**design.v**
```verilog
module fir #(
    parameter TAPS = 32,
    parameter DECIMATION = 8,
    parameter DATA_SIZE = 32,
    parameter [TAPS*DATA_SIZE-1:0] GLOBAL_COEFF = '0,
    parameter UNROLL = 16
) (
    input   logic clock,
    input   logic reset,
    input   logic [DATA_SIZE-1:0] x_in,   
    output   logic x_rd_en,
    input  logic x_empty,
    output  logic y_wr_en,
    input   logic y_out_full,
    output  logic [DATA_SIZE-1:0] y_out 
);
typedef enum logic[2:0] {
    INIT, 
    COMPUTE, 
    WRITE
} state_t;
state_t state, next_state;
logic [0:TAPS-1] [DATA_SIZE-1:0] shift_reg;
logic [0:TAPS-1][DATA_SIZE-1:0] shift_reg_c;
logic [$clog2(DECIMATION)-1:0] decimation_counter, decimation_counter_c;
logic [$clog2(TAPS)-1:0] taps_counter, taps_counter_c;
logic [0:UNROLL-1][DATA_SIZE-1:0] tap_value, tap_value_c;
logic signed [0:UNROLL-1][DATA_SIZE-1:0] product, product_c;
logic [0:UNROLL-1][DATA_SIZE-1:0] y_sum, y_sum_c; 
logic last_cycle, last_cycle_c;
logic [$clog2(TAPS)-1:0] coefficient_counter, coefficient_counter_c;
logic [DATA_SIZE-1:0] total_sum;
logic [0:TAPS-1][DATA_SIZE-1:0] coeff;
assign coeff = GLOBAL_COEFF;
function logic signed [DATA_SIZE-1:0] DEQUANTIZE(logic signed [DATA_SIZE-1:0] val);
    if (val < 0) begin
        DEQUANTIZE = DATA_SIZE'(-(-val >>> 10));
    end else begin
        DEQUANTIZE = DATA_SIZE'(val >>> 10);
    end
endfunction
always_ff @(posedge clock or posedge reset) begin
    if (reset == 1'b1) begin
        state <= INIT;       
        product <= '0;
        last_cycle <= '0;
        coefficient_counter <= '0;
        taps_counter <= '0;        
        decimation_counter <= '0;       
        y_sum <= '0;
        tap_value <= '0;
        shift_reg <= '0;
    end else begin
        taps_counter <= taps_counter_c;
        coefficient_counter <= coefficient_counter_c;
        shift_reg <= shift_reg_c;
        state <= next_state;  
        y_sum <= y_sum_c;
        tap_value <= tap_value_c;
        product <= product_c;
        last_cycle <= last_cycle_c;        
        decimation_counter <= decimation_counter_c;
    end
end
always_comb begin
    next_state = state;
    x_rd_en = 1'b0;
    y_wr_en = 1'b0;
    decimation_counter_c = decimation_counter;
    shift_reg_c = shift_reg;
    taps_counter_c = taps_counter;
    y_sum_c = y_sum;
    tap_value_c = tap_value;
    product_c = product;
    last_cycle_c = last_cycle;
    coefficient_counter_c = coefficient_counter;
    total_sum = '0;
    y_out = '0;
    case(state)
        INIT: begin
            if (x_empty == 1'b0) begin
                x_rd_en = 1'b1;
                shift_reg_c[1:TAPS-1] = shift_reg[0:TAPS-2];
                shift_reg_c[0] = x_in;
                decimation_counter_c = decimation_counter + 1'b1;
                if (decimation_counter == DECIMATION - 1) begin
                    next_state = COMPUTE;
                    for (int i = 0; i < UNROLL; i++) begin
                        tap_value_c[i] = shift_reg_c[i];
                    end  
                    taps_counter_c = taps_counter + UNROLL;
                end else begin
                    next_state = INIT;
                end
            end
        end
        COMPUTE: begin
            if (last_cycle == 1'b0) begin
                for (int i = 0; i < UNROLL; i++) begin 
                    product_c[i] = $signed(tap_value[i]) * $signed(coeff[TAPS-coefficient_counter-i-1]);
                end
                if (taps_counter != UNROLL) begin
                    for (int i = 0; i < UNROLL; i++) begin
                        y_sum_c[i] = $signed(y_sum[i]) + DEQUANTIZE(product[i]);
                    end
                end
                taps_counter_c = taps_counter + UNROLL;
                coefficient_counter_c = coefficient_counter + UNROLL;
                for (int i = 0; i < UNROLL; i++)
                    tap_value_c[i] = shift_reg[taps_counter+i];
                if (taps_counter == 0) begin
                    last_cycle_c = 1'b1;
                end
            end else begin
                for (int i = 0; i < UNROLL; i++) begin
                    y_sum_c[i] = $signed(y_sum[i]) + DEQUANTIZE(product[i]);
                end  
                last_cycle_c = 1'b0;
                next_state = WRITE;
            end            
        end
        WRITE: begin
            if (y_out_full == 1'b0) begin
                y_wr_en = 1'b1;
                total_sum = '0;
                for (int i = 0; i < UNROLL; i++) begin
                    total_sum = $signed(total_sum) + $signed(y_sum[i]);
                end
                y_out = total_sum;
                taps_counter_c = '0;
                coefficient_counter_c = '0;
                decimation_counter_c = '0;
                y_sum_c = '0;
                next_state = INIT;
            end
        end
        default: begin
            next_state = INIT;
            x_rd_en = 1'bx;
            y_wr_en = 1'bx;
            y_out = 'x;
            decimation_counter_c = 'x;
            taps_counter_c = 'x;
            y_sum_c = 'x;
            shift_reg_c = 'x;
            product_c = 'x;
            last_cycle_c = 'x;
            coefficient_counter_c = 'x;
            tap_value_c = 'x;
        end
    endcase
end
endmodule
module fm_lpr_fir (
    input  logic        clock,
    input  logic        reset,
    input  logic [31:0] x_in,
    output logic        x_rd_en,
    input  logic        x_empty,
    output logic [31:0] y_out,
    input  logic        y_out_full,
    output logic        y_wr_en
);
localparam AUDIO_LPR_COEFF_TAPS = 32;
localparam [AUDIO_LPR_COEFF_TAPS*32-1:0] AUDIO_LPR_COEFFS = {
    32'hfffffffd, 32'hfffffffa, 32'hfffffff4, 32'hffffffed, 32'hffffffe5, 32'hffffffdf, 32'hffffffe2, 32'hfffffff3,
    32'h00000015, 32'h0000004e, 32'h0000009b, 32'h000000f9, 32'h0000015d, 32'h000001be, 32'h0000020e, 32'h00000243,
    32'h00000243, 32'h0000020e, 32'h000001be, 32'h0000015d, 32'h000000f9, 32'h0000009b, 32'h0000004e, 32'h00000015,
    32'hfffffff3, 32'hffffffe2, 32'hffffffdf, 32'hffffffe5, 32'hffffffed, 32'hfffffff4, 32'hfffffffa, 32'hfffffffd
};
fir #(
    .TAPS(AUDIO_LPR_COEFF_TAPS),
    .DECIMATION(8),
    .DATA_SIZE(32),
    .GLOBAL_COEFF(AUDIO_LPR_COEFFS),
    .UNROLL(4)
) fir_lpr_inst (
    .clock(clock),
    .reset(reset),
    .x_in(x_in),
    .x_rd_en(x_rd_en),
    .x_empty(x_empty),
    .y_out(y_out),
    .y_out_full(y_out_full),
    .y_wr_en(y_wr_en)
);
endmodule
```
**run.sh**
```bash
#!/bin/bash
# the make line also repeats each setting of config.mk as NAME=value (left out here)
make -C /OpenROAD-flow-scripts/flow DESIGN_CONFIG=/design/flow/config.mk WORK_HOME=/design/flow/orfs CLKGATE_MAP_FILE= finish
```
**config.mk**
```make
export PLATFORM = sky130hd
export DESIGN_NAME = fm_lpr_fir
export DESIGN_NICKNAME = fm_lpr_fir
export VERILOG_FILES = /design/flow/design.v
export SDC_FILE = /design/flow/constraint.sdc
export NUM_CORES = 4
export LEC_CHECK = 0
export ABC_AREA = 1
export CAP_MARGIN = 20
export CELL_PAD_IN_SITES_DETAIL_PLACEMENT = 1
export CORE_MARGIN = 2
export CORE_UTILIZATION = 64
export CTS_CLUSTER_SIZE = 85
export GPL_ROUTABILITY_DRIVEN = 1
export MIN_ROUTING_LAYER = met1
export PLACE_DENSITY = 0.41
export SETUP_SLACK_MARGIN = 1.6
export SLEW_MARGIN = 20
export TNS_END_PERCENT = 30
```
**constraint.sdc**
```tcl
create_clock -name core_clock -period 7.57 [get_ports {clock}]
set_input_delay 1.5140 -clock core_clock [delete_from_list [all_inputs] [get_ports {clock}]]
set_output_delay 1.5140 -clock core_clock [all_outputs]
set_load 0.01 [all_outputs]
```
==> run summary, run 1 <==
post-synth net total: 18100
and+or+nand+nor area frac: 15.6%
core area: 200000 sq um
status: did not finish
die area: 204000 sq um
Synth Cell Area: 129000 sq um
adder share: 30.5%
row cnt: 164
synth unique cells: 70
Last stage: 3_5_place_dp
synth warn: 1
xor/xnor cell area share of the yosys netlist: 1.73%
MUX share of area: 0.137%
Synth Register Bits: 1421
area leader, netlist: dfrtp_1
prevailing post-synth register cell: dfrtp_1
Mapped Avg Cell Area: 8.13 sq um
top-count cell post-synth: inv_1
Post-synth ARST share: 100%
Die X: 452 um
ao+oa area frac: 13.8%
register share after synthesis: 27.7%
commonest cells in the netlist: 2880 x inv_1, 2434 x nand2_1, 1888 x nor2_1, 1537 x o21ai_0, 1496 x fa_1
Initial Util: 64.4%
Top area cell types: dfrtp_1 28%, fa_1 23%, inv_1 8.4%, ha_1 7.2%, nand2_1 7.1%
Dominant comb cell: adder cells
post-synth area from yosys stat: 129000 sq um
Syn Inst Count: 15800
I/O pin cnt: 70
Area leader share: 27.7%
Yosys Instances: 15800
DIE HEIGHT: 452 um
error msg: [ERROR DPL-0033] detailed placement checks failed during check placement.
EDFF count, synth: 0
# port buffers: 69
GPL Wtd Cong: 1.05
[per-stage QoR]
step / area, sq um / setup WS, ps / hold slack (ps)
2_1_floorplan: 129000 / -13610 / 450
3_3_place_gp: 139000 / -1250 / 463
==> run 2, diff against run 1 <==
Settings changed: ABC_AREA 1 to default, CELL_PAD_IN_SITES_DETAIL_PLACEMENT 1 to 2, CELL_PAD_IN_SITES_GLOBAL_PLACEMENT from default to 2, CORE_ASPECT_RATIO from default to 1.69, CORE_MARGIN 2 to 10, CORE_UTILIZATION 64 to 71, CTS_CLUSTER_DIAMETER from default to 167, CTS_CLUSTER_SIZE 85 to default, GPL_TIMING_DRIVEN from default to 0, MAX_ROUTING_LAYER from default to met4, PLACE_DENSITY 0.41 to default, SETUP_SLACK_MARGIN 1.6 to 0.18, SLEW_MARGIN 20 to 15, TNS_END_PERCENT 30 to default.
Clock period 7.57 ns to 12.0 ns, I/O delays scaled along.
==> run 2 against run 1 <==
- the run fails in 3_1_place_gp_skip_io
- synthesized cell count fell by 11%
- area after synthesis fell by 0.91%
- die area fell by 3.5%
==> run summary, run 2 <==
post-synth area from yosys stat: 127000 sq um
commonest cells in the netlist: 4443 x nand2_1, 1834 x inv_1, 1496 x fa_1, 1420 x dfrtp_1, 737 x ha_1
and+or+nand+nor area frac: 19.0%
adder share: 30.8%
die area: 197000 sq um
prevailing post-synth register cell: dfrtp_1
Die X: 346 um
Initial Util: 71.3%
Synth Register Bits: 1421
Mapped Avg Cell Area: 9.03 sq um
Top area cell types: dfrtp_1 28%, fa_1 24%, nand2_1 13%, ha_1 7.2%, inv_1 5.4%
synth unique cells: 101
Synth Cell Area: 127000 sq um
Last stage: 3_1_place_gp_skip_io
Syn Inst Count: 14100
Post-synth ARST share: 100%
core area: 179000 sq um
MUX share of area: 4.98%
DIE HEIGHT: 571 um
synth warn: 1
ao+oa area frac: 6.17%
register share after synthesis: 27.9%
EDFF count, synth: 0
error msg: [ERROR GPL-0301] Utilization 121.967 % exceeds 100%.
status: did not finish
area leader, netlist: dfrtp_1
Area leader share: 27.9%
xor/xnor cell area share of the yosys netlist: 3.64%
Dominant comb cell: adder cells
Yosys Instances: 14100
post-synth net total: 16400
top-count cell post-synth: nand2_1
row cnt: 202
==> run 3, diff against run 2 <==
Settings changed: CELL_PAD_IN_SITES_DETAIL_PLACEMENT 2 to default, CELL_PAD_IN_SITES_GLOBAL_PLACEMENT 2 to default, CORE_ASPECT_RATIO 1.69 to default, CORE_MARGIN 10 to 2, CORE_UTILIZATION 71 to 72, CTS_CLUSTER_DIAMETER 167 to 133, GPL_ROUTABILITY_DRIVEN 1 to default, GPL_TIMING_DRIVEN 0 to default, HOLD_SLACK_MARGIN from default to -0.04, MIN_ROUTING_LAYER met1 to default, SETUP_SLACK_MARGIN 0.18 to -0.53, SLEW_MARGIN 15 to 20.
Clock period 12.0 ns to 7.45 ns, I/O delays scaled along.
==> run 3 against run 2 <==
- now fails the layout checks on setup timing
- area after synthesis stayed put
- die area fell by 8.6%
- synthesized cell count unchanged
==> run summary, run 3 <==
CP Launch Type: flop
GPL Wtd Cong: 1.04
cts bufs inserted: 151
Hold Path Origin: fir_lpr_inst.shift_reg[12]
required time of the worst setup path: 8090 ps
launch point of the worst reg-to-reg path: fir_lpr_inst.coefficient_counter[2]
max-cap violations: 0
TritonRoute pass-1 iters: 6
fin. max-slew vios: 0
EDFF count, synth: 0
FF-to-FF End: fir_lpr_inst.product[127]
total gr overflow: 0
Hold WC Path Type: flop to flop
area leader, netlist: dfrtp_1
hpwl dp: 271000 um
fmax: 111 MHz
xor/xnor cell area share of the yosys netlist: 3.64%
ao+oa area frac: 6.17%
Reg area: 35600 sq um
synth warn: 1
Top area cell types: dfrtp_1 28%, fa_1 24%, nand2_1 13%, ha_1 7.2%, inv_1 5.4%
post-synth net total: 16400
RSZ-0062 raised after global routing: yes
area delta synth->final: 14.1%
Final Worst Setup Slack: -1580 ps
WL met2: 173000 um
CTS clock-pin slew for the worst setup and hold paths: 60 ps
and+or+nand+nor area frac: 19.0%
Min-Delay Path Depth: 2
critical path capture point: fir_lpr_inst.product[127]
clock root cell: clkbuf_16
adder share: 30.8%
Die X: 425 um
MUX share of area: 4.98%
WHS Endpoint: fir_lpr_inst.shift_reg[12]
routed wl met3: 31900 um
post-DR wirelength/cell: 21.4 um
Mapped Avg Cell Area: 9.03 sq um
drt drc: 0
status: finished with violations
prevailing post-synth register cell: dfrtp_1
die area: 180000 sq um
# port buffers: 69
Syn Inst Count: 14100
Log Warnings: 88
Post-CTS Hold Buffers: 0
top-count cell post-synth: nand2_1
most used cell, CP: fa_1
largest net degree at the start of global routing: 228
WL final: 367000 um
TritonCTS Sinks: 1421
Yosys Instances: 14100
clk buf depth: 3
post-route minimum period: 9030 ps
SO Viols: setup timing
Synth Cell Area: 127000 sq um
Worst Max-Slew Pin Slew: 1230 ps
uppermost layer routed: met4
Area leader share: 27.9%
Total GRT Usage: 43.1%
flop-to-flop setup slack: -1580 ps
worst hold margin: 475 ps
initial DRC count: 10300
Cells after DPL: 16700
clk_skew: 64.0 ps
CP Depth: 35
commonest cells in the netlist: 4443 x nand2_1, 1834 x inv_1, 1496 x fa_1, 1420 x dfrtp_1, 737 x ha_1
largest stage delay on the critical path: 600 ps
critical-path maximum fanout: 8
vias in the first global route: 108000
Post-synth ARST share: 100%
Synth Register Bits: 1421
Dominant comb cell: adder cells
register share after synthesis: 27.9%
Final #Nets: 17000
vias per cell: 5.95
period utilisation layout: 121%
CP arrival: 9670 ps
relative slew slack: 18.3%
CTS tree: yes
CP Capture Type: flop
row cnt: 154
global-route wire length before repair: 586000 um
vias: 102000
clk ins delay skew pair: 850 ps
Initial Util: 72.4%
final tally of hold violations: 0
post-synth area from yosys stat: 127000 sq um
logic area: 84500 sq um
synth unique cells: 101
Buf/Inv on CP: 11
CTS H-tree depth: 4
I/O pin cnt: 70
core area: 176000 sq um
Worst R2R Path Depth: 35
Post-DRT Antenna Nets: 0
initial antenna violation count: 32
DIE HEIGHT: 425 um
Crit Path Category: flop to flop
crit-path leading delay family: adder cells
fin cells: 17200
fillers: 10500
Slowest cell on crit path: fa_2
setup violators final: 81
origin of the worst setup path: fir_lpr_inst.coefficient_counter[2]
met1 WL: 139000 um
## run 3: final cells by class
cell class / count / area share [%]
multi-input combinational: 10200 / 58.2
sequential: 1421 / 24.5
timing repair buffer: 1126 / 6.76
inverter: 1837 / 4.76
clock buffer: 210 / 3.04
tap: 2340 / 2.01
clock inverter: 69 / 0.741
antenna: 28 / 0.0482
## run 3: stage by stage
step / setup WS (ps) / TNS, ps / cell area [sq um] / utilization [%]
CTS: -1290 / -57150 / 144000 / 82.1
finish: -1580 / -66640 / 145000 / 82.6
detailed placement: -1800 / -86270 / 136000 / 77.4
floorplan: -13710 / - / 127000 / -
global placement: -1700 / -74260 / 136000 / 77.4
global route: -1910 / -89930 / 145000 / 82.6
## run 3: layer usage
metal,track usage (%),up-vias
met4,22.4,0
met5,-,-
met3,8.65,1124
li1,-,45100
met1,54.5,51400
met2,66.6,4661
## run 3: what timing repair did
item / 4_1_cts / 5_1_grt
buffers inserted: 121 / 38
endpoints found under the setup margin: 73 / 78
cloned: 7 / 0
pin swaps: 226 / 138
gates resized: 494 / 164
==> run 4, diff against run 3 <==
Settings changed: ABC_AREA from default to 1, CTS_CLUSTER_DIAMETER 133 to default, HOLD_SLACK_MARGIN -0.04 to default, MAX_ROUTING_LAYER met4 to default, PLACE_DENSITY from default to 0.41, SETUP_SLACK_MARGIN -0.53 to default, TNS_END_PERCENT from default to 5.
Clock period 7.45 ns to 9.21 ns, I/O delays scaled along.
==> run 4 against run 3 <==
- the run now finishes clean
- fmax hardly changed
- critical path depth is 2 lower
- flip-flop count unchanged
- largest cell class unchanged
==> run summary, run 4 <==
Crit Path Category: flop to flop
crit-path leading delay family: adder cells
Hold Path Origin: fir_lpr_inst.product[5]
vias: 113000
and+or+nand+nor area frac: 15.6%
MUX share of area: 0.137%
Min-Delay Path Depth: 2
largest net degree at the start of global routing: 310
GPL Wtd Cong: 1.07
commonest cells in the netlist: 2880 x inv_1, 2434 x nand2_1, 1888 x nor2_1, 1537 x o21ai_0, 1496 x fa_1
top-count cell post-synth: inv_1
initial DRC count: 15300
Yosys Instances: 15800
Worst Max-Slew Pin Slew: 1320 ps
largest stage delay on the critical path: 570 ps
xor/xnor cell area share of the yosys netlist: 1.73%
die area: 182000 sq um
flop-to-flop setup slack: 170 ps
Buf/Inv on CP: 7
relative slew slack: 11.6%
period utilisation layout: 98.2%
critical-path maximum fanout: 23
Hold WC Path Type: flop to flop
most used cell, CP: fa_1
vias in the first global route: 113000
drt drc: 0
Slowest cell on crit path: fa_1
hpwl dp: 325000 um
Total GRT Usage: 47.4%
clk ins delay skew pair: 900 ps
Top area cell types: dfrtp_1 28%, fa_1 23%, inv_1 8.4%, ha_1 7.2%, nand2_1 7.1%
synth unique cells: 70
adder share: 30.5%
Log Warnings: 162
critical path capture point: fir_lpr_inst.product[122]
clock root cell: clkbuf_16
launch point of the worst reg-to-reg path: fir_lpr_inst.coefficient_counter[3]
vias per cell: 6.26
WHS Endpoint: fir_lpr_inst.product[5]
CP Launch Type: flop
row cnt: 155
Die X: 426 um
# port buffers: 69
RSZ-0062 raised after global routing: yes
area delta synth->final: 6.95%
cts bufs inserted: 150
DIE HEIGHT: 426 um
origin of the worst setup path: fir_lpr_inst.coefficient_counter[3]
EDFF count, synth: 0
fillers: 11900
WL final: 428000 um
CP arrival: 9720 ps
max-cap violations: 0
total gr overflow: 0
register share after synthesis: 27.7%
core area: 178000 sq um
Area leader share: 27.7%
Syn Inst Count: 15800
final instance area: 137000 sq um
TritonCTS Sinks: 1421
CTS tree: yes
initial antenna violation count: 31
Synth Cell Area: 129000 sq um
Synth Register Bits: 1421
prevailing post-synth register cell: dfrtp_1
status: finished clean
clk buf depth: 3
synth warn: 1
Post-DRT Antenna Nets: 0
Mapped Avg Cell Area: 8.13 sq um
Post-synth ARST share: 100%
CTS clock-pin slew for the worst setup and hold paths: 60 ps
fin. max-slew vios: 0
ao+oa area frac: 13.8%
CTS H-tree depth: 4
CP Depth: 33
CP Capture Type: flop
setup violators final: 0
TritonRoute pass-1 iters: 8
FF-to-FF End: fir_lpr_inst.product[122]
Dominant comb cell: adder cells
post-synth area from yosys stat: 129000 sq um
global-route wire length before repair: 650000 um
Cell Area, Placed: 132000 sq um
I/O pin cnt: 70
Initial Util: 72.3%
clk_skew: 77.8 ps
post-route minimum period: 9040 ps
Final #Nets: 17800
post-synth net total: 18100
fmax: 111 MHz
post-DR wirelength/cell: 23.7 um
area leader, netlist: dfrtp_1
required time of the worst setup path: 9890 ps
final tally of hold violations: 0
Worst R2R Path Depth: 33
run 4: what timing repair did:
action                                  CTS  global route
setup buffers                             0             7
cloned                                    0             1
hold buffers                              0             0
endpoints found under the hold margin     0             0
gates resized                             3            81
pin swaps                                 0             5
endpoints found under the setup margin    1            32
run 4: layer usage:
metal  global-route usage [%]  vias to the layer above  wire (um)
met3                     14.2                     1896      54200
met4                     33.5                       20      37700
met2                     71.0                     7611     186000
li1                         -                    48900          -
met1                     59.0                    54600     150000
met5                        0                        -        129
run 4: layout make-up:
| class | instances | area (sq um) | area share [%] |
|---|---|---|---|
| multi-input combinational | 10700 | 79500 | 57.9 |
| tap | 2355 | 2950 | 2.14 |
| timing repair buffer | 307 | 2830 | 2.06 |
| clock inverter | 75 | 1200 | 0.872 |
| inverter | 2924 | 11000 | 8.04 |
| clock buffer | 199 | 4240 | 3.09 |
| antenna | 22 | 55.1 | 0.0401 |
| sequential | 1421 | 35600 | 25.9 |
run 4: per-stage QoR:
step                TNS (ps)  utilization [%]  std cells  setup slack, ps  hold WS, ps
floorplan                  -                -      15800           -12300          450
global placement           0             73.9      17700             69.5          462
detailed placement      -204             73.9      17700             -204          466
CTS                        0             77.0      18000             48.5          482
global route            -432             77.3      18000             -102          501
finish                     0             77.3      18000              170          479
==> run 5, diff against run 4 <==
Settings changed: PLACE_DENSITY 0.41 to default, PLACE_DENSITY_LB_ADDON from default to 0.06, TNS_END_PERCENT 5 to default.
Clock period 9.21 ns to 9.42 ns, I/O delays scaled along.
==> run 5 against run 4 <==
- synthesized cell count unchanged
- register-to-register slack improved by 90 ps
- sequential share of layout area increased by 0.088 points
- flip-flop count unchanged
- largest cell class unchanged
- critical path type unchanged
- non-clock buffer count decreased by 34
==> run summary, run 5 <==
status: finished clean
Crit Path Category: flop to flop
Synth Register Bits: 1421
CP arrival: 9890 ps
launch point of the worst reg-to-reg path: fir_lpr_inst.coefficient_counter[2]
Mapped Avg Cell Area: 8.13 sq um
Slowest cell on crit path: fa_1
WL final: 398000 um
CP Capture Type: flop
adder share: 30.5%
largest stage delay on the critical path: 590 ps
post-DR wirelength/cell: 22.1 um
fin util: 77.0%
total gr overflow: 0
global-route wire length before repair: 617000 um
post-synth area from yosys stat: 129000 sq um
EDFF count, synth: 0
Log Warnings: 87
Total GRT Usage: 44.4%
largest net degree at the start of global routing: 297
Top area cell types: dfrtp_1 28%, fa_1 23%, inv_1 8.4%, ha_1 7.2%, nand2_1 7.1%
vias: 110000
final tally of hold violations: 0
CP Depth: 39
Buf/Inv on CP: 13
area leader, netlist: dfrtp_1
Worst Max-Slew Pin Slew: 1230 ps
RSZ-0062 raised after global routing: yes
Final #Nets: 17800
critical path capture point: fir_lpr_inst.product[127]
Post-CTS Hold Buffers: 0
I/O pin cnt: 70
and+or+nand+nor area frac: 15.6%
Min-Delay Path Depth: 2
CTS H-tree depth: 4
clk_skew: 103 ps
Post-DRT Antenna Nets: 0
clk buf depth: 3
setup violators final: 0
ao+oa area frac: 13.8%
Reg area: 35600 sq um
Area leader share: 27.7%
core area: 178000 sq um
MUX share of area: 0.137%
vias in the first global route: 110000
Initial Util: 72.3%
fillers: 12600
Final TNS setup: 0 ps
synth warn: 1
register share after synthesis: 27.7%
top-count cell post-synth: inv_1
xor/xnor cell area share of the yosys netlist: 1.73%
CP Launch Type: flop
area delta synth->final: 6.59%
FF-to-FF End: fir_lpr_inst.product[127]
TritonRoute pass-1 iters: 8
CTS clock-pin slew for the worst setup and hold paths: 60 ps
relative slew slack: 16.7%
required time of the worst setup path: 10140 ps
Synth Cell Area: 129000 sq um
most used cell, CP: inv_1
Die X: 426 um
initial antenna violation count: 20
clk ins delay skew pair: 880 ps
fin. max-slew vios: 0
CTS tree: yes
max-cap violations: 0
crit-path leading delay family: adder cells
clock root cell: clkbuf_16
cts bufs inserted: 155
Syn Inst Count: 15800
post-route minimum period: 9160 ps
row cnt: 155
synth unique cells: 70
flop-to-flop setup slack: 260 ps
Hold Path Origin: fir_lpr_inst.product[69]
fmax: 109 MHz
Dominant comb cell: adder cells
GPL Wtd Cong: 1.06
Post-synth ARST share: 100%
vias per cell: 6.09
Worst R2R Path Depth: 39
prevailing post-synth register cell: dfrtp_1
critical-path maximum fanout: 20
drt drc: 0
# port buffers: 69
Yosys Instances: 15800
Hold WC Path Type: flop to flop
DIE HEIGHT: 426 um
WHS Endpoint: fir_lpr_inst.product[69]
initial DRC count: 13200
commonest cells in the netlist: 2880 x inv_1, 2434 x nand2_1, 1888 x nor2_1, 1537 x o21ai_0, 1496 x fa_1
TritonCTS Sinks: 1421
die area: 182000 sq um
period utilisation layout: 97.3%
origin of the worst setup path: fir_lpr_inst.coefficient_counter[2]
worst hold margin: 483 ps
hpwl dp: 308000 um
logic area: 79500 sq um
post-synth net total: 18100
## run 5: layout make-up
class | instances | area share (%)
antenna | 11 | 0.0201
clock buffer | 224 | 3.25
clock inverter | 61 | 0.735
inverter | 2924 | 8.06
multi-input combinational | 10700 | 58.0
sequential | 1421 | 26.0
tap | 2355 | 2.15
timing repair buffer | 273 | 1.79
## run 5: what timing repair did
item | CTS | global route
endpoints found under the setup margin | 0 | 30
gates resized | 0 | 68
buffers inserted | 0 | 4
## run 5: stage by stage
stage | std cells | setup WS, ps | area, sq um
floorplan | 15800 | -12130 | 129000
global placement | 17700 | 113 | 131000
detailed placement | 17700 | -15.9 | 131000
CTS | 18000 | 23.7 | 137000
global route | 18000 | -108 | 137000
finish | 18000 | 258 | 137000
## run 5: layer usage
metal | track usage [%] | share of wire [%]
met1 | 57.0 | 37
met2 | 67.4 | 44
met3 | 11.6 | 11
met4 | 28.7 | 7.8
met5 | 0 | 0.040
==> run 6, diff against run 5 <==
Settings changed: ABC_AREA 1 to default, CELL_PAD_IN_SITES_DETAIL_PLACEMENT from default to 2, CELL_PAD_IN_SITES_GLOBAL_PLACEMENT from default to 3, CORE_ASPECT_RATIO from default to 0.69, CORE_MARGIN 2 to 10, CORE_UTILIZATION 72 to 58, CTS_CLUSTER_DIAMETER from default to 167, GPL_ROUTABILITY_DRIVEN from default to 1, MAX_ROUTING_LAYER from default to met4, PLACE_DENSITY_LB_ADDON 0.06 to default, SETUP_SLACK_MARGIN from default to 0.18.
Clock period 9.42 ns to 12.0 ns, I/O delays scaled along.
==> run 6 against run 5 <==
- the flow now stops in 3_1_place_gp_skip_io
- area after synthesis decreased by 0.91%
- synthesized cell count fell by 11%
- die area is 31% higher
==> run summary, run 6 <==
synth unique cells: 101
row cnt: 142
Die X: 584 um
Last stage: 3_1_place_gp_skip_io
DIE HEIGHT: 409 um
register share after synthesis: 27.9%
commonest cells in the netlist: 4443 x nand2_1, 1834 x inv_1, 1496 x fa_1, 1420 x dfrtp_1, 737 x ha_1
EDFF count, synth: 0
status: did not finish
die area: 239000 sq um
xor/xnor cell area share of the yosys netlist: 3.64%
core area: 218000 sq um
Synth Cell Area: 127000 sq um
Yosys Instances: 14100
Post-synth ARST share: 100%
area leader, netlist: dfrtp_1
prevailing post-synth register cell: dfrtp_1
Top area cell types: dfrtp_1 28%, fa_1 24%, nand2_1 13%, ha_1 7.2%, inv_1 5.4%
MUX share of area: 4.98%
Area leader share: 27.9%
and+or+nand+nor area frac: 19.0%
top-count cell post-synth: nand2_1
Dominant comb cell: adder cells
post-synth net total: 16400
error msg: [ERROR GPL-0301] Utilization 116.673 % exceeds 100%.
Syn Inst Count: 14100
Initial Util: 58.5%
synth warn: 1
Synth Register Bits: 1421
post-synth area from yosys stat: 127000 sq um
adder share: 30.8%
Mapped Avg Cell Area: 9.03 sq um
ao+oa area frac: 6.17%
==> run 7, diff against run 6 <==
Settings changed: ABC_AREA from default to 1, CAP_MARGIN 20 to 40, CELL_PAD_IN_SITES_DETAIL_PLACEMENT 2 to 1, CELL_PAD_IN_SITES_GLOBAL_PLACEMENT 3 to default, CORE_ASPECT_RATIO 0.69 to default, CORE_MARGIN 10 to 2, CORE_UTILIZATION 58 to 42, CTS_CLUSTER_DIAMETER 167 to default, CTS_CLUSTER_SIZE from default to 62, MAX_ROUTING_LAYER met4 to default, MIN_ROUTING_LAYER from default to met1, PLACE_DENSITY from default to 0.41, SETUP_SLACK_MARGIN 0.18 to 1.6, TNS_END_PERCENT from default to 30.
Clock period 12.0 ns to 7.57 ns, I/O delays scaled along.
==> run 7 against run 6 <==
- now fails the layout checks on setup timing
- area after synthesis increased by 0.91%
- synthesized cell count increased by 12%
- die area increased by 30%
==> run summary, run 7 <==
Log Warnings: 99
Final Worst Setup Slack: -1180 ps
launch point of the worst reg-to-reg path: fir_lpr_inst.coefficient_counter[2]
Post-CTS Hold Buffers: 0
Crit Path Category: flop to flop
post-synth area from yosys stat: 129000 sq um
Cells after DPL: 20500
initial antenna violation count: 33
Syn Inst Count: 15800
GPL Wtd Cong: 0.918
Total GRT Usage: 31.8%
Area leader share: 27.7%
WHS Endpoint: fir_lpr_inst.product[4]
vias: 112000
area delta synth->final: 20.7%
clk_skew: 116 ps
global-route wire length before repair: 750000 um
clock root cell: clkbuf_16
ao+oa area frac: 13.8%
Top area cell types: dfrtp_1 28%, fa_1 23%, inv_1 8.4%, ha_1 7.2%, nand2_1 7.1%
register share after synthesis: 27.7%
CTS H-tree depth: 4
hpwl dp: 387000 um
CP Capture Type: flop
Slowest cell on crit path: dfrtp_1
synth unique cells: 70
commonest cells in the netlist: 2880 x inv_1, 2434 x nand2_1, 1888 x nor2_1, 1537 x o21ai_0, 1496 x fa_1
Hold WC Path Type: flop to flop
period utilisation layout: 116%
max-cap violations: 0
WL final: 495000 um
crit-path leading delay family: buffers and inverters
drt drc: 0
logic area: 83700 sq um
post-DR wirelength/cell: 23.5 um
critical-path maximum fanout: 4
largest stage delay on the critical path: 390 ps
Post-synth ARST share: 100%
cts bufs inserted: 176
Mapped Avg Cell Area: 8.13 sq um
Post-Place Worst Slack: -1920 ps
final instance area: 155000 sq um
Cell Area, Placed: 142000 sq um
Worst Max-Slew Pin Slew: 1120 ps
initial DRC count: 7507
die area: 310000 sq um
fillers: 35900
CP arrival: 9430 ps
origin of the worst setup path: fir_lpr_inst.coefficient_counter[2]
Buf/Inv on CP: 51
EDFF count, synth: 0
required time of the worst setup path: 8250 ps
fmax: 114 MHz
Initial Util: 42.1%
area leader, netlist: dfrtp_1
# port buffers: 69
Synth Register Bits: 1421
vias per cell: 5.34
post-synth net total: 18100
Worst R2R Path Depth: 70
flop-to-flop setup slack: -1180 ps
final tally of hold violations: 0
and+or+nand+nor area frac: 15.6%
Hold Path Origin: fir_lpr_inst.product[4]
row cnt: 203
clk ins delay skew pair: 910 ps
Post-DRT Antenna Nets: 0
status: finished with violations
CP Launch Type: flop
fin. max-slew vios: 0
xor/xnor cell area share of the yosys netlist: 1.73%
CTS clock-pin slew for the worst setup and hold paths: 60 ps
core area: 305000 sq um
critical path capture point: fir_lpr_inst.product[95]
Die X: 557 um
clk buf depth: 4
worst hold margin: 479 ps
largest net degree at the start of global routing: 266
most used cell, CP: buf_4
relative slew slack: 25.2%
CP Depth: 70
total gr overflow: 0
top-count cell post-synth: inv_1
Reg area: 35600 sq um
TritonRoute pass-1 iters: 5
fin cells: 21000
prevailing post-synth register cell: dfrtp_1
I/O pin cnt: 70
Final #Nets: 19100
MUX share of area: 0.137%
CTS tree: yes
SO Viols: setup timing
adder share: 30.5%
vias in the first global route: 121000
TritonCTS Sinks: 1421
Dominant comb cell: adder cells
DIE HEIGHT: 557 um
post-route minimum period: 8750 ps
FF-to-FF End: fir_lpr_inst.product[95]
synth warn: 1
Yosys Instances: 15800
Synth Cell Area: 129000 sq um
Min-Delay Path Depth: 2
setup violators final: 74
RSZ-0062 raised after global routing: yes
run 7: repair_timing:
| action | CTS | global route |
|---|---|---|
| pin swaps | 248 | 352 |
| gates cloned | 10 | 0 |
| resized | 730 | 613 |
| endpoints found under the setup margin | 129 | 147 |
| setup buffers | 156 | 84 |
run 7: layout make-up:
type / count / area share, %
tap: 4100 / 3.31
inverter: 2924 / 7.17
timing repair buffer: 1516 / 8.81
sequential: 1421 / 22.9
clock inverter: 60 / 0.501
antenna: 8 / 0.0129
clock buffer: 257 / 3.30
multi-input combinational: 10700 / 54.0
run 7: metal layers:
metal / up-vias / part of all wire [%] / global-route usage [%]
met2: 2050 / 48 / 53.1
met3: 682 / 4.2 / 3.38
met5: - / 0.025 / 0
met4: 20 / 3.8 / 10.2
met1: 58000 / 44 / 43.1
li1: 51400 / - / -
run 7: metrics by stage:
stage | setup TNS, ps | util, %
2_1_floorplan | - | -
3_3_place_gp | -69840 | 46.3
3_5_place_dp | -83790 | 46.4
4_1_cts | -35700 | 49.8
5_1_grt | -67010 | 50.8
6_report | -44200 | 50.8
==> run 8, diff against run 7 <==
Settings changed: ABC_AREA 1 to default, CELL_PAD_IN_SITES_DETAIL_PLACEMENT 1 to default, CORE_UTILIZATION 42 to 49, CTS_CLUSTER_DIAMETER from default to 35, CTS_CLUSTER_SIZE 62 to default, GPL_ROUTABILITY_DRIVEN 1 to default, GPL_TIMING_DRIVEN from default to 0, MIN_ROUTING_LAYER met1 to default, PLACE_DENSITY 0.41 to default, PLACE_DENSITY_LB_ADDON from default to 0.18, SETUP_SLACK_MARGIN 1.6 to default, SLEW_MARGIN 20 to 40, TNS_END_PERCENT 30 to 95.
Clock period 7.57 ns to 6.19 ns, I/O delays scaled along.
==> run 8 against run 7 <==
- the layout still fails its checks (setup timing)
- wire length is 4.0% lower
- critical path type unchanged
- cell count is 12% lower
- largest cell class unchanged
- first-iteration DRC count rose by 39%
- critical endpoint is now fir_lpr_inst.product[127]
- global-route usage up 4.0 points
- non-clock buffer count down 393
- flip-flop count stayed put
- register-to-register slack lost 2400 ps
==> run summary, run 8 <==
required time of the worst setup path: 6860 ps
met3 Use GR: 9.67%
met1 Track Usage GR: 45.4%
and+or+nand+nor area frac: 19.0%
origin of the worst setup path: fir_lpr_inst.coefficient_counter[3]
WL final: 475000 um
Worst Max-Slew Pin Slew: 1410 ps
max-cap violations: 0
clk ins delay skew pair: 890 ps
xor/xnor cell area share of the yosys netlist: 3.64%
I/O pin cnt: 70
vias: 105000
cts bufs inserted: 288
relative slew slack: 5.70%
hpwl dp: 377000 um
register share after synthesis: 27.9%
crit-path leading delay family: adder cells
setup violators final: 116
TritonRoute pass-1 iters: 6
row cnt: 187
most used cell, CP: fa_1
launch point of the worst reg-to-reg path: fir_lpr_inst.coefficient_counter[3]
CP Depth: 35
synth warn: 1
Slowest cell on crit path: fa_2
Hold Path Origin: fir_lpr_inst.shift_reg[2]
Final #Nets: 17100
area delta synth->final: 18.8%
Total GRT Usage: 35.8%
Worst R2R Path Depth: 35
Yosys Instances: 14100
CTS clock-pin slew for the worst setup and hold paths: 60 ps
period utilisation layout: 158%
ao+oa area frac: 6.17%
Final Worst Setup Slack: -3610 ps
CTS H-tree depth: 5
die area: 264000 sq um
adder share: 30.8%
status: finished with violations
fillers: 22200
initial antenna violation count: 41
post-synth net total: 16400
RSZ-0062 raised after global routing: yes
Min-Delay Path Depth: 2
largest net degree at the start of global routing: 26
Log Warnings: 41
clock root cell: clkbuf_16
Buf/Inv on CP: 10
Post-CTS Hold Buffers: 0
worst hold margin: 468 ps
MUX share of area: 4.98%
vias per cell: 5.66
Synth Register Bits: 1421
Post-synth ARST share: 100%
drt drc: 0
GPL Wtd Cong: 1.00
clk buf depth: 4
GR peak layer: met2
Top area cell types: dfrtp_1 28%, fa_1 24%, nand2_1 13%, ha_1 7.2%, inv_1 5.4%
initial DRC count: 10500
flop-to-flop setup slack: -3610 ps
post-DR wirelength/cell: 25.7 um
grt met2 use: 54.3%
vias in the first global route: 104000
top-count cell post-synth: nand2_1
global-route wire length before repair: 691000 um
area leader, netlist: dfrtp_1
# port buffers: 69
prevailing post-synth register cell: dfrtp_1
largest stage delay on the critical path: 670 ps
synth unique cells: 101
CP arrival: 10470 ps
post-route minimum period: 9800 ps
Synth Cell Area: 127000 sq um
DIE HEIGHT: 514 um
FF-to-FF End: fir_lpr_inst.product[127]
CP Capture Type: flop
CP Launch Type: flop
Initial Util: 49.2%
clk_skew: 88.3 ps
Area leader share: 27.9%
critical path capture point: fir_lpr_inst.product[127]
TritonCTS Sinks: 1421
fin. max-slew vios: 0
Dominant comb cell: adder cells
SO Viols: setup timing
Cell Area, Placed: 135000 sq um
Mapped Avg Cell Area: 9.03 sq um
final instance area: 151000 sq um
WHS Endpoint: fir_lpr_inst.shift_reg[2]
EDFF count, synth: 0
fmax: 102 MHz
commonest cells in the netlist: 4443 x nand2_1, 1834 x inv_1, 1496 x fa_1, 1420 x dfrtp_1, 737 x ha_1
final tally of hold violations: 0
CTS tree: yes
post-synth area from yosys stat: 127000 sq um
critical-path maximum fanout: 7
Syn Inst Count: 14100
Crit Path Category: flop to flop
total gr overflow: 0
core area: 259000 sq um
Post-DRT Antenna Nets: 0
Hold WC Path Type: flop to flop
Die X: 514 um
## run 8: through the flow
step / setup slack (ps) / util (%) / std cells / TNS (ps)
floorplan: -14710 / - / 14100 / -
CTS: -3140 / 57.7 / 18400 / -210650
detailed placement: -6780 / 52.0 / 17700 / -506500
finish: -3610 / 58.4 / 18500 / -228100
global route: -3630 / 58.4 / 18500 / -251440
global placement: -24020 / 51.1 / 17600 / -
## run 8: area by class of cell
cell class / instances / area (sq um) / area share, %
antenna: 16 / 40.0 / 0.0265
buffer: 691 / 3910 / 2.58
clock buffer: 349 / 7800 / 5.15
clock inverter: 169 / 2310 / 1.53
inverter: 1837 / 6930 / 4.58
multi-input combinational: 10200 / 85500 / 56.5
sequential: 1421 / 35600 / 23.5
tap: 3402 / 4260 / 2.81
timing repair buffer: 432 / 5040 / 3.33
## run 8: layer usage
layer / part of all wire [%] / routed length [um]
met5: 0.050 / 239
met4: 7.7 / 36800
met3: 10 / 49500
met2: 44 / 208000
met1: 38 / 181000
## run 8: timing repair
action | CTS | global route
pin swaps | 284 | 214
setup buffers | 202 | 73
endpoints found under the setup margin | 139 | 145
resized | 806 | 364
cloned | 3 | 2
==> run 9, diff against run 8 <==
Settings changed: ABC_AREA from default to 1, CAP_MARGIN 40 to 20, CELL_PAD_IN_SITES_GLOBAL_PLACEMENT from default to 1, CORE_UTILIZATION 49 to 32, CTS_CLUSTER_DIAMETER 35 to default, CTS_CLUSTER_SIZE from default to 31, GPL_ROUTABILITY_DRIVEN from default to 1, GPL_TIMING_DRIVEN 0 to 1, HOLD_SLACK_MARGIN from default to -0.03, PLACE_DENSITY from default to 0.38, PLACE_DENSITY_LB_ADDON 0.18 to default, SETUP_SLACK_MARGIN from default to 1.66, SLEW_MARGIN 40 to 30, TNS_END_PERCENT 95 to default.
Clock period 6.19 ns to 8.34 ns, I/O delays scaled along.
==> run 9 against run 8 <==
- register-to-register slack improved by 3500 ps
- clock skew grew 37 ps
- critical endpoint is now fir_lpr_inst.product[95]
- largest cell class unchanged
- first-iteration DRC count shrank 30%
- fmax rose by 15%
- still fails the layout checks on setup timing
- sequential share of layout area shrank 0.54 points
==> run summary, run 9 <==
status: finished with violations
SO Viols: setup timing
CP arrival: 9230 ps
drt drc: 0
launch point of the worst reg-to-reg path: fir_lpr_inst.coefficient_counter[2]
CTS H-tree depth: 4
Buf/Inv on CP: 11
Final Worst Setup Slack: -163 ps
vias: 108000
fin. max-slew vios: 0
Worst R2R Path Depth: 44
ao+oa area frac: 13.8%
Worst Max-Slew Pin Slew: 1050 ps
fmax: 118 MHz
post-synth area from yosys stat: 129000 sq um
DIE HEIGHT: 638 um
Crit Path Category: flop to flop
clk ins delay skew pair: 970 ps
Log Warnings: 111
Hold WC Path Type: flop to flop
CP Depth: 44
# port buffers: 69
Post-CTS Hold Buffers: 0
cts bufs inserted: 192
vias per cell: 4.89
Post-synth ARST share: 100%
synth unique cells: 70
EDFF count, synth: 0
most used cell, CP: fa_1
and+or+nand+nor area frac: 15.6%
Mapped Avg Cell Area: 8.13 sq um
setup violators final: 13
Top area cell types: dfrtp_1 28%, fa_1 23%, inv_1 8.4%, ha_1 7.2%, nand2_1 7.1%
CTS clock-pin slew for the worst setup and hold paths: 60 ps
largest net degree at the start of global routing: 257
critical-path maximum fanout: 5
Syn Inst Count: 15800
vias in the first global route: 113000
Cell Area, Placed: 142000 sq um
top-count cell post-synth: inv_1
adder share: 30.5%
GPL Wtd Cong: 0.889
I/O pin cnt: 70
TritonCTS Sinks: 1421
post-synth net total: 18100
clock root cell: clkbuf_16
total gr overflow: 0
FF-to-FF End: fir_lpr_inst.product[95]
die area: 407000 sq um
required time of the worst setup path: 9070 ps
commonest cells in the netlist: 2880 x inv_1, 2434 x nand2_1, 1888 x nor2_1, 1537 x o21ai_0, 1496 x fa_1
Slowest cell on crit path: fa_1
register share after synthesis: 27.7%
area delta synth->final: 20.6%
initial DRC count: 7364
final instance area: 155000 sq um
Synth Register Bits: 1421
Min-Delay Path Depth: 2
Post-DRT Antenna Nets: 0
Yosys Instances: 15800
relative slew slack: 29.8%
RSZ-0062 raised after global routing: yes
Final #Nets: 18900
row cnt: 232
crit-path leading delay family: adder cells
hpwl dp: 404000 um
core area: 399000 sq um
TritonRoute pass-1 iters: 5
prevailing post-synth register cell: dfrtp_1
WL final: 511000 um
xor/xnor cell area share of the yosys netlist: 1.73%
final tally of hold violations: 0
Die X: 638 um
global-route wire length before repair: 765000 um
CP Launch Type: flop
Area leader share: 27.7%
CTS tree: yes
critical path capture point: fir_lpr_inst.product[95]
Reg area: 35600 sq um
CP Capture Type: flop
Total GRT Usage: 25.3%
flop-to-flop setup slack: -160 ps
logic area: 82900 sq um
fin util: 38.8%
synth warn: 1
origin of the worst setup path: fir_lpr_inst.coefficient_counter[2]
WHS Endpoint: fir_lpr_inst.shift_reg[754]
post-route minimum period: 8500 ps
Initial Util: 32.2%
initial antenna violation count: 40
max-cap violations: 0
MUX share of area: 0.137%
Final TNS setup: -732 ps
area leader, netlist: dfrtp_1
fillers: 41100
Dominant comb cell: adder cells
post-DR wirelength/cell: 23.2 um
Synth Cell Area: 129000 sq um
clk buf depth: 4
period utilisation layout: 102%
Post-Place Worst Slack: -909 ps
largest stage delay on the critical path: 580 ps
Hold Path Origin: fir_lpr_inst.shift_reg[786]
clk_skew: 126 ps
## run 9: timing repair
action | 4_1_cts | 5_1_grt
pin swaps | 263 | 191
setup endpoints to repair | 117 | 119
cloned | 13 | 2
setup buffers | 128 | 42
gates resized | 711 | 364
## run 9: layer usage
| layer | track usage (%) | vias to the layer above | wire length (um) |
|---|---|---|---|
| met4 | 6.24 | 14 | 14800 |
| met3 | 2.38 | 433 | 18600 |
| met5 | 0 | - | 84 |
| met1 | 35.4 | 54300 | 238000 |
| li1 | - | 51200 | - |
| met2 | 41.9 | 1860 | 240000 |
## run 9: area by class of cell
cell class / instances / share of cell area, %
Timing Repair Buffer: 1349 / 7.96
Multi-Input combinational cell: 10700 / 53.5
Inverter: 2924 / 7.16
Clock buffer: 279 / 3.57
Sequential cell: 1421 / 23.0
Tap cell: 5265 / 4.25
Antenna cell: 10 / 0.0162
Clock inverter: 63 / 0.569
## run 9: stage by stage
stage | cells | hold slack (ps)
floorplan | 15800 | 450
global placement | 21500 | 464
detailed placement | 21500 | 466
CTS | 22000 | 416
global route | 22000 | 476
finish | 22100 | 441
==> run 10, diff against run 9 <==
Settings changed: ABC_AREA 1 to default, CAP_MARGIN 20 to 35, CELL_PAD_IN_SITES_GLOBAL_PLACEMENT 1 to default, CORE_UTILIZATION 32 to 72, CTS_CLUSTER_DIAMETER from default to 133, CTS_CLUSTER_SIZE 31 to default, GPL_ROUTABILITY_DRIVEN 1 to default, GPL_TIMING_DRIVEN 1 to default, HOLD_SLACK_MARGIN -0.03 to -0.04, MAX_ROUTING_LAYER from default to met4, PLACE_DENSITY 0.38 to default, PLACE_DENSITY_LB_ADDON from default to 0.21, SETUP_SLACK_MARGIN 1.66 to 2.06, SLEW_MARGIN 30 to 20, TNS_END_PERCENT from default to 5.
Clock period 8.34 ns to 7.08 ns, I/O delays scaled along.
==> run 10 against run 9 <==
- still fails the layout checks on setup timing
- die area decreased by 56%
- critical path depth decreased by 8
- first-iteration DRC count increased by 56%
- worst setup slack got worse by 1700 ps
- via count decreased by 3.4%
- critical endpoint unchanged
- register-to-register slack got worse by 1700 ps
- fmax decreased by 4.8%
- sequential share of layout area increased by 1.5 points
==> run summary, run 10 <==
status: finished with violations
SO Viols: setup timing
hpwl dp: 280000 um
area delta synth->final: 14.2%
top-count cell post-synth: nand2_1
clk ins delay skew pair: 860 ps
WHS Endpoint: fir_lpr_inst.shift_reg[172]
CP Depth: 36
clock root cell: clkbuf_16
largest stage delay on the critical path: 580 ps
initial DRC count: 11500
met3 Use GR: 9.05%
relative slew slack: 20.7%
Initial Util: 72.4%
Total GRT Usage: 43.8%
CTS tree: yes
Post-Place Worst Slack: -2220 ps
fmax: 112 MHz
synth unique cells: 101
fillers: 10100
Slowest cell on crit path: fa_1
Final TNS setup: -110170 ps
Post-DRT Antenna Nets: 0
final tally of hold violations: 0
Worst Max-Slew Pin Slew: 1190 ps
critical-path maximum fanout: 9
post-synth area from yosys stat: 127000 sq um
origin of the worst setup path: fir_lpr_inst.coefficient_counter[2]
CP arrival: 9610 ps
post-route minimum period: 8930 ps
area leader, netlist: dfrtp_1
global-route wire length before repair: 593000 um
Mapped Avg Cell Area: 9.03 sq um
# port buffers: 69
Dominant comb cell: adder cells
MUX share of area: 4.98%
Synth Cell Area: 127000 sq um
CP Capture Type: flop
most used cell, CP: fa_1
Syn Inst Count: 14100
setup violators final: 93
CP Launch Type: flop
TritonRoute pass-1 iters: 7
post-synth net total: 16400
post-DR wirelength/cell: 21.9 um
initial antenna violation count: 23
Hold Path Origin: fir_lpr_inst.shift_reg[204]
Crit Path Category: flop to flop
vias in the first global route: 109000
Worst R2R Path Depth: 36
xor/xnor cell area share of the yosys netlist: 3.64%
WL final: 378000 um
critical path capture point: fir_lpr_inst.product[95]
period utilisation layout: 126%
total gr overflow: 0
adder share: 30.8%
GR peak layer: met2
GPL Wtd Cong: 1.03
Final #Nets: 17100
worst hold margin: 474 ps
RSZ-0062 raised after global routing: yes
ao+oa area frac: 6.17%
grt met2 use: 69.1%
register share after synthesis: 27.9%
Hold WC Path Type: flop to flop
drt drc: 0
Min-Delay Path Depth: 2
required time of the worst setup path: 7760 ps
FF-to-FF End: fir_lpr_inst.product[95]
row cnt: 154
fin. max-slew vios: 0
Buf/Inv on CP: 9
TritonCTS Sinks: 1421
EDFF count, synth: 0
CTS H-tree depth: 4
vias per cell: 6.03
Log Warnings: 115
cts bufs inserted: 153
Synth Register Bits: 1421
CTS clock-pin slew for the worst setup and hold paths: 70 ps
synth warn: 1
flop-to-flop setup slack: -1850 ps
prevailing post-synth register cell: dfrtp_1
Post-synth ARST share: 100%
Final Worst Setup Slack: -1850 ps
final instance area: 145000 sq um
core area: 176000 sq um
Yosys Instances: 14100
vias: 104000
met1 Track Usage GR: 53.5%
Top area cell types: dfrtp_1 28%, fa_1 24%, nand2_1 13%, ha_1 7.2%, inv_1 5.4%
I/O pin cnt: 70
and+or+nand+nor area frac: 19.0%
largest net degree at the start of global routing: 270
DIE HEIGHT: 425 um
commonest cells in the netlist: 4443 x nand2_1, 1834 x inv_1, 1496 x fa_1, 1420 x dfrtp_1, 737 x ha_1
Area leader share: 27.9%
clk buf depth: 3
Die X: 425 um
Cell Area, Placed: 137000 sq um
die area: 180000 sq um
launch point of the worst reg-to-reg path: fir_lpr_inst.coefficient_counter[2]
max-cap violations: 0
crit-path leading delay family: adder cells
clk_skew: 77.4 ps
run 10: metal layers:
metal	vias to the layer above	part of all wire [%]
li1	45300	-
met1	51800	36
met2	5547	48
met3	1457	9.3
met4	0	6.8
met5	-	0
run 10: repair_timing:
action                                  4_1_cts  5_1_grt
pin swaps                                   110      111
hold buffers                                  0        0
setup buffers                                63       44
endpoints found under the setup margin      200      220
endpoints found under the hold margin         0        0
resized                                     204      199
gates cloned                                  7        4
run 10: final cells by class:
type                    instances  area, sq um  share of cell area (%)
repair buffers               1224        10700                    7.36
clock inverters                73         1170                   0.806
clock buffers                 207         4320                    2.97
diodes                         25         62.6                  0.0430
well taps                    2340         2930                    2.01
flip-flops and latches       1421        35600                    24.5
inverters                    1837         6920                    4.76
multi-input cells           10200        83700                    57.6
run 10: stage by stage:
step           util, %  cells
2_1_floorplan        -  14100
3_5_place_dp      77.9  16800
4_1_cts           81.9  17200
3_3_place_gp      77.8  16800
5_1_grt           82.6  17300
6_report          82.7  17300
==> run 11, diff against run 10 <==
Settings changed: CAP_MARGIN 35 to 20, CORE_MARGIN 2 to 10, CORE_UTILIZATION 72 to 16, CTS_CLUSTER_DIAMETER 133 to default, HOLD_SLACK_MARGIN -0.04 to default, MAX_ROUTING_LAYER met4 to default, PLACE_DENSITY_LB_ADDON 0.21 to default, SETUP_SLACK_MARGIN 2.06 to default, TNS_END_PERCENT 5 to 60.
Clock period 7.08 ns to 7.6 ns, I/O delays scaled along.
==> run 11 against run 10 <==
- still fails the layout checks on setup timing
- fmax is 1.9% higher
- wire length is 2.1% lower
- worst setup slack better by 690 ps
- design area is 8.4% higher
- flip-flop count stayed put
- first-iteration DRC count is 36% lower
- hold slack worse by 14 ps
- via count is 7.2% lower
- cell count is 47% higher
- critical path type unchanged
- largest cell class unchanged
==> run summary, run 11 <==
status: finished with violations
SO Viols: setup timing
clk ins delay skew pair: 880 ps
required time of the worst setup path: 8280 ps
worst hold margin: 460 ps
Mapped Avg Cell Area: 9.03 sq um
CP Capture Type: flop
adder share: 30.8%
final instance area: 158000 sq um
fillers: 86500
drt drc: 0
die area: 832000 sq um
Hold WC Path Type: flop to flop
relative slew slack: 19.2%
fin util: 19.9%
area delta synth->final: 23.8%
origin of the worst setup path: fir_lpr_inst.coefficient_counter[2]
final tally of hold violations: 0
critical path capture point: fir_lpr_inst.product[95]
crit-path leading delay family: adder cells
WHS Endpoint: fir_lpr_inst.shift_reg[567]
clk buf depth: 4
Final TNS setup: -50440 ps
Reg area: 35600 sq um
synth unique cells: 101
Area leader share: 27.9%
FF-to-FF End: fir_lpr_inst.product[95]
largest stage delay on the critical path: 580 ps
xor/xnor cell area share of the yosys netlist: 3.64%
fin. max-slew vios: 0
vias: 96600
TritonRoute pass-1 iters: 8
synth warn: 1
Post-DRT Antenna Nets: 0
TritonCTS Sinks: 1421
max-cap violations: 0
fmax: 114 MHz
ao+oa area frac: 6.17%
Dominant comb cell: adder cells
Synth Register Bits: 1421
Syn Inst Count: 14100
GPL Wtd Cong: 0.887
Top area cell types: dfrtp_1 28%, fa_1 24%, nand2_1 13%, ha_1 7.2%, inv_1 5.4%
Post-Place Worst Slack: -2070 ps
MUX share of area: 4.98%
vias in the first global route: 101000
CP Launch Type: flop
# port buffers: 69
Hold Path Origin: fir_lpr_inst.shift_reg[599]
period utilisation layout: 115%
Final Worst Setup Slack: -1160 ps
cts bufs inserted: 166
Min-Delay Path Depth: 2
and+or+nand+nor area frac: 19.0%
setup violators final: 76
Yosys Instances: 14100
post-synth area from yosys stat: 127000 sq um
Worst R2R Path Depth: 36
launch point of the worst reg-to-reg path: fir_lpr_inst.coefficient_counter[2]
RSZ-0062 raised after global routing: yes
Log Warnings: 85
prevailing post-synth register cell: dfrtp_1
logic area: 85300 sq um
Total GRT Usage: 8.65%
CTS H-tree depth: 4
WL final: 370000 um
top-count cell post-synth: nand2_1
clock root cell: clkbuf_16
largest net degree at the start of global routing: 232
flop-to-flop setup slack: -1160 ps
I/O pin cnt: 70
Cells after DPL: 25000
post-synth net total: 16400
area leader, netlist: dfrtp_1
hpwl dp: 282000 um
register share after synthesis: 27.9%
initial DRC count: 7309
critical-path maximum fanout: 8
Slowest cell on crit path: fa_1
Final #Nets: 17100
Cell Area, Placed: 147000 sq um
initial antenna violation count: 55
most used cell, CP: fa_1
post-DR wirelength/cell: 14.5 um
global-route wire length before repair: 585000 um
Synth Cell Area: 127000 sq um
total gr overflow: 0
commonest cells in the netlist: 4443 x nand2_1, 1834 x inv_1, 1496 x fa_1, 1420 x dfrtp_1, 737 x ha_1
Initial Util: 16.1%
Worst Max-Slew Pin Slew: 1210 ps
Crit Path Category: flop to flop
row cnt: 327
CP arrival: 9450 ps
CTS tree: yes
core area: 793000 sq um
CP Depth: 36
CTS clock-pin slew for the worst setup and hold paths: 60 ps
Buf/Inv on CP: 11
Post-synth ARST share: 100%
vias per cell: 3.79
Die X: 912 um
clk_skew: 71.7 ps
post-route minimum period: 8760 ps
EDFF count, synth: 0
DIE HEIGHT: 912 um
fin cells: 25500
## run 11: cell type report
| cell class | instances | share of cell area (%) |
|---|---|---|
| inverters | 1837 | 4.39 |
| repair buffers | 1221 | 6.97 |
| flip-flops and latches | 1421 | 22.6 |
| clock inverters | 71 | 0.601 |
| multi-input cells | 10200 | 54.1 |
| clock buffers | 225 | 2.97 |
| diodes | 21 | 0.0333 |
| well taps | 10500 | 8.35 |
## run 11: per-layer routing
metal	share of wire, %	track usage [%]
met4	4.0	2.99
met2	46	14.1
met5	0.030	0
met1	45	11.5
met3	5.7	1.55
## run 11: what timing repair did
| item | 4_1_cts | 5_1_grt |
|---|---|---|
| resized | 522 | 371 |
| buffers inserted | 139 | 61 |
| gates cloned | 8 | 5 |
| hold buffers | 0 | 0 |
| pin swaps | 364 | 229 |
| hold endpoints to repair | 0 | 0 |
| setup endpoints to repair | 84 | 88 |
==> run 12, diff against run 11 <==
Settings changed: CORE_MARGIN 10 to 2, CORE_UTILIZATION 16 to 60, GPL_ROUTABILITY_DRIVEN from default to 0, GPL_TIMING_DRIVEN from default to 0, SLEW_MARGIN 20 to 10, TNS_END_PERCENT 60 to default.
Clock period 7.6 ns to 8.8 ns, I/O delays scaled along.
==> run 12 against run 11 <==
- the layout still fails its checks (setup timing)
- global-route usage increased by 36 points
- count of clock-buffer cells in the layout up 6
- first-iteration DRC count grew 84%
- non-clock buffer count shrank 74
- design area is 7.3% lower
- wire length increased by 31%
- via count grew 11%
- utilization is 49 points higher
- flip-flop count did not move
- critical path type unchanged
- largest cell class unchanged
- highest routed layer unchanged
==> run summary, run 12 <==
status: finished with violations
SO Viols: setup timing
Final TNS setup: -11220 ps
logic area: 85600 sq um
CP Depth: 35
Syn Inst Count: 14100
WHS Endpoint: fir_lpr_inst.shift_reg[752]
commonest cells in the netlist: 4443 x nand2_1, 1834 x inv_1, 1496 x fa_1, 1420 x dfrtp_1, 737 x ha_1
origin of the worst setup path: fir_lpr_inst.coefficient_counter[2]
Dominant comb cell: adder cells
met3 Use GR: 16.3%
core area: 211000 sq um
CP Capture Type: flop
# port buffers: 69
EDFF count, synth: 0
MUX share of area: 4.98%
I/O pin cnt: 70
largest net degree at the start of global routing: 40
vias: 108000
critical-path maximum fanout: 8
Log Warnings: 42
DIE HEIGHT: 465 um
post-synth net total: 16400
FF-to-FF End: fir_lpr_inst.product[125]
xor/xnor cell area share of the yosys netlist: 3.64%
drt drc: 0
met1 Track Usage GR: 57.2%
fillers: 16600
Final #Nets: 17000
Synth Register Bits: 1421
Post-DRT Antenna Nets: 0
Initial Util: 60.2%
most used cell, CP: fa_1
post-route minimum period: 9510 ps
final tally of hold violations: 0
and+or+nand+nor area frac: 19.0%
CP Launch Type: flop
area leader, netlist: dfrtp_1
Yosys Instances: 14100
hpwl dp: 375000 um
Hold WC Path Type: flop to flop
clk_skew: 108 ps
area delta synth->final: 14.7%
Reg area: 35600 sq um
total gr overflow: 0
CTS tree: yes
initial antenna violation count: 44
flop-to-flop setup slack: -710 ps
synth unique cells: 101
CTS clock-pin slew for the worst setup and hold paths: 60 ps
Hold Path Origin: fir_lpr_inst.shift_reg[784]
WL final: 486000 um
relative slew slack: 6.35%
fmax: 105 MHz
largest stage delay on the critical path: 610 ps
Total GRT Usage: 45.1%
fin. max-slew vios: 0
critical path capture point: fir_lpr_inst.product[125]
Worst Max-Slew Pin Slew: 1400 ps
Synth Cell Area: 127000 sq um
GR peak layer: met2
clk buf depth: 3
max-cap violations: 0
RSZ-0062 raised after global routing: yes
top-count cell post-synth: nand2_1
synth warn: 1
launch point of the worst reg-to-reg path: fir_lpr_inst.coefficient_counter[2]
fin util: 69.1%
Post-synth ARST share: 100%
setup violators final: 34
period utilisation layout: 108%
vias per cell: 6.08
grt met2 use: 65.7%
global-route wire length before repair: 708000 um
Die X: 465 um
Final Worst Setup Slack: -708 ps
Area leader share: 27.9%
final instance area: 146000 sq um
prevailing post-synth register cell: dfrtp_1
register share after synthesis: 27.9%
TritonRoute pass-1 iters: 8
TritonCTS Sinks: 1421
required time of the worst setup path: 9500 ps
clk ins delay skew pair: 930 ps
initial DRC count: 13500
clock root cell: clkbuf_16
Top area cell types: dfrtp_1 28%, fa_1 24%, nand2_1 13%, ha_1 7.2%, inv_1 5.4%
Mapped Avg Cell Area: 9.03 sq um
Worst R2R Path Depth: 35
CTS H-tree depth: 4
post-DR wirelength/cell: 27.5 um
adder share: 30.8%
Post-CTS Hold Buffers: 0
Buf/Inv on CP: 10
Cells after DPL: 17100
vias in the first global route: 109000
Crit Path Category: flop to flop
ao+oa area frac: 6.17%
crit-path leading delay family: adder cells
row cnt: 169
Cell Area, Placed: 133000 sq um
Slowest cell on crit path: fa_1
cts bufs inserted: 162
Min-Delay Path Depth: 2
post-synth area from yosys stat: 127000 sq um
fin cells: 17700
die area: 216000 sq um
CP arrival: 10210 ps
[run 12: final cells by class]
type / count / area share (%)
well taps: 2821 / 2.42
multi-input cells: 10200 / 58.6
inverters: 1837 / 4.75
repair buffers: 460 / 3.44
clock inverters: 63 / 0.658
plain buffers: 687 / 2.55
diodes: 22 / 0.0377
clock buffers: 231 / 3.23
flip-flops and latches: 1421 / 24.3
[run 12: stage by stage]
stage                     setup slack (ps)  hold WS, ps
final                                 -708          433
after global routing                  -887          478
after CTS                             -382          456
after detailed placement             -5500          457
after global placement              -21490          451
after floorplan                     -12630          440
[run 12: what timing repair did]
| action | 4_1_cts | 5_1_grt |
|---|---|---|
| pin swaps | 253 | 312 |
| setup endpoints to repair | 97 | 55 |
| setup buffers | 163 | 120 |
| gates cloned | 3 | 4 |
| gates resized | 795 | 422 |
[run 12: routing by layer]
metal | part of all wire [%] | up-vias
met5 | 0.080 | -
met1 | 37 | 53500
met4 | 8.0 | 44
met3 | 13 | 1985
li1 | - | 45200
met2 | 43 | 6804
